== run 1 ==
// alu
module alu(
	output reg[16 - 1:0] 		data_out,
	output reg 						  		valid_out,
	output reg							  		cmd_out,
	input [16 - 1:0] 			data_in,
	input 							  			valid_in,
	input 							  			cmd_in,
	output reg 									 	amm_read,
	output reg[8 - 1:0] 		amm_address,
	input [8 - 1:0] 			amm_readdata,
	input 									 			amm_waitrequest,
	input[1:0] 							 			amm_response,
	input clk,
	input rst_n
	);
clock: 3.14 ns
lec_check: 0
cap_margin: 20
core_margin: 2
core_utilization: 66
cts_cluster_diameter: 306
gpl_timing_driven: 1
max_routing_layer: met4
setup_slack_margin: 0.62
slew_margin: 25
run.sh (not shown) runs the stock make flow with config.mk's settings and CLKGATE_MAP_FILE=.
STATUS run=run 1 STAGES=ALL_DONE FINAL_CHECKS=FAILED CAUSE=setup timing
Changes in run 2 relative to run 1:
Settings: removing GPL_TIMING_DRIVEN (formerly 1); changing SLEW_MARGIN from 25 to 20; removing SETUP_SLACK_MARGIN (formerly 0.62); setting GPL_ROUTABILITY_DRIVEN to 0 for the first time; removing CTS_CLUSTER_DIAMETER (formerly 306); changing CORE_UTILIZATION from 66 to 40; changing the clock period (ns, I/O delays scaled along) from 3.14 to 5.0.
[summary]
Run 2 went all the way through the flow, and no timing, DRC or antenna check failed. Cmp run 2 vs run 1: worst-case hold slack higher in run 2. Delta (run 2 minus run 1): width of the chip saw an increase, cell area power density shrank by about 34%, area of the die grew by about 60%. Part of the total power dissipated in combinational logic was lower in run 2 than in run 1. Run 1 → run 2: sequential share of layout area has increased; period utilization has decreased.
Setup changes, run 2 to run 3
Settings: CORE_MARGIN now 5, was 2; GPL_ROUTABILITY_DRIVEN no longer set, was 0; CORE_ASPECT_RATIO now 0.62, previously not set; MAX_ROUTING_LAYER now met5, was met4; CELL_PAD_IN_SITES_DETAIL_PLACEMENT now 2, previously not set; CTS_CLUSTER_SIZE now 47, previously not set; SLEW_MARGIN now 40, was 20; TNS_END_PERCENT now 35, previously not set.
- Relative to run 2, the horizontal die dimension measured on run 3 has increased by more than a quarter.
- Taking run 2 as the reference, in run 3 multiplexer share of the synthesized area was more or less identical; non-clock buffer instance count of the final layout fell about 7%.
- Area fraction in full adders, half adders and majority gates: run 2 vs run 3, no meaningful difference
- Run 3 finished every stage and its layout cleared the timing, design-rule and antenna checks.
- Number of H-tree levels: run 3 and run 2 compared, lower one is run 3
For run 4, these inputs were changed with respect to run 3:
Settings: CORE_MARGIN now 2, was 5; CORE_UTILIZATION now 57, was 40; CTS_CLUSTER_SIZE no longer set, was 47; CORE_ASPECT_RATIO no longer set, was 0.62; CELL_PAD_IN_SITES_DETAIL_PLACEMENT no longer set, was 2; TNS_END_PERCENT no longer set, was 35; SLEW_MARGIN now 20, was 40; ABC_AREA now 1, previously not set; MAX_ROUTING_LAYER no longer set, was met5; the clock period (ns, I/O delays scaled along) now 2.7, was 5.0.
Results
The flow completed for run 4, but it is not clean: the layout still shows setup timing. Summary — combinational power, run 4 relative to run 3: higher, by 460%. Re sum of internal, switching and leakage power: run 3 was lower than run 4. [run 4] achievable frequency rose 37% relative to run 3. Side by side, filler cell count in the final layout turned out lower in run 4 than in run 3. Run 3 -> run 4: buffer count excluding the clock tree in the final layout increased by more than 100%.


== red ==
alu again, from the RTL that the note above started with.
export LEC_CHECK = 0
export CAP_MARGIN = 20
export CORE_MARGIN = 2
export CORE_UTILIZATION = 70
export CTS_CLUSTER_DIAMETER = 28
export CTS_CLUSTER_SIZE = 31
export SETUP_SLACK_MARGIN = 0.9
export SLEW_MARGIN = 20
create_clock -name core_clock -period 3.42 [get_ports {clk}]
The flow ended early for red: it failed with a tool error in global routing.
Input changes introduced in blue (baseline for comparison: red):
diff --git a/flow/config.mk b/flow/config.mk
--- a/flow/config.mk
+++ b/flow/config.mk
@@ -10,4 +10 @@
-export CORE_UTILIZATION = 70
-export CTS_CLUSTER_DIAMETER = 28
-export CTS_CLUSTER_SIZE = 31
-export SETUP_SLACK_MARGIN = 0.9
+export CORE_UTILIZATION = 40
==> flow/constraint.sdc <==
create_clock -name core_clock -period 4.78 [get_ports {clk}]
set_input_delay 0.9560 -clock core_clock [delete_from_list [all_inputs] [get_ports {clk}]]
set_output_delay 0.9560 -clock core_clock [all_outputs]
set_load 0.01 [all_outputs]
[summary]
red -> blue: vertical die dimension increased by more than a quarter
Compared with red, in blue number of setup buffers added after CTS fell 55; starting density of the core saw a decrease; floorplan die area higher; last weighted congestion value of the routability-driven placer now sits lower.
blue: done, clean on timing, DRC and antenna
Edits applied to the flow inputs when going from blue to green:
diff --git a/flow/config.mk b/flow/config.mk
--- a/flow/config.mk
+++ b/flow/config.mk
@@ -7,0 +8 @@
+export ABC_AREA = 1
@@ -10 +11 @@
-export CORE_UTILIZATION = 40
+export CORE_UTILIZATION = 69
==> flow/constraint.sdc <==
create_clock -name core_clock -period 2.74 [get_ports {clk}]
set_input_delay 0.5480 -clock core_clock [delete_from_list [all_inputs] [get_ports {clk}]]
set_output_delay 0.5480 -clock core_clock [all_outputs]
set_load 0.01 [all_outputs]
[summary]
- FAIL: green; every other run in green and blue is clean
- No crash in green: every stage finished, but the layout fails its final checks due to setup timing.
- Number of buffers other than clock buffers in the final layout (green over blue): increase, about 70%
- met2 layer usage reported by global route ended up 24 points higher on green than on blue.
- Post-synthesis share of cell area spent on xor and xnor gates sits lower in green than in blue.
- Area inside the core boundary on green is down relative to blue.
- Core utilization at floorplan: green vs blue up 29 points
- green against blue: worst slew margin relative to its limit climbed 24 points; die size dropped 29000 µm²; power per standard cell area climbed about 70%.
- Of green and blue, the run reporting the higher clock tree buffer count of the final layout was blue.
- The standard cells in green occupy more silicon area than those in blue do.
- The routed length on met1 in green is 0.899 times that in blue.
Input-level comparison between orange and green:
diff --git a/flow/config.mk b/flow/config.mk
--- a/flow/config.mk
+++ b/flow/config.mk
@@ -8 +7,0 @@
-export ABC_AREA = 1
@@ -11 +10,2 @@
-export CORE_UTILIZATION = 69
+export CORE_UTILIZATION = 67
+export CTS_CLUSTER_SIZE = 95
==> flow/constraint.sdc <==
create_clock -name core_clock -period 6.21 [get_ports {clk}]
set_input_delay 1.2420 -clock core_clock [delete_from_list [all_inputs] [get_ports {clk}]]
set_output_delay 1.2420 -clock core_clock [all_outputs]
set_load 0.01 [all_outputs]
[summary]
- orange went all the way through synthesis, placement and routing and the layout is clean on timing, DRC and antenna.
- Synthesized cell count (lower): orange
- | floorplan die width | orange vs green | 0.47% higher |
- Between green and orange, the detailed-route wire length is lower for orange.
- Taking green as the reference, in orange area of the multi-input gates decreased by about 6% relative to the old numbers; worst reg-to-reg path cell count decreased by 20 relative to the old numbers; arrival time at the worst endpoint increased by 1.85 ns relative to the old numbers; clock group share of total power increased by 4.9 points relative to the old numbers.
Power is estimated from default activity; no workload was simulated.
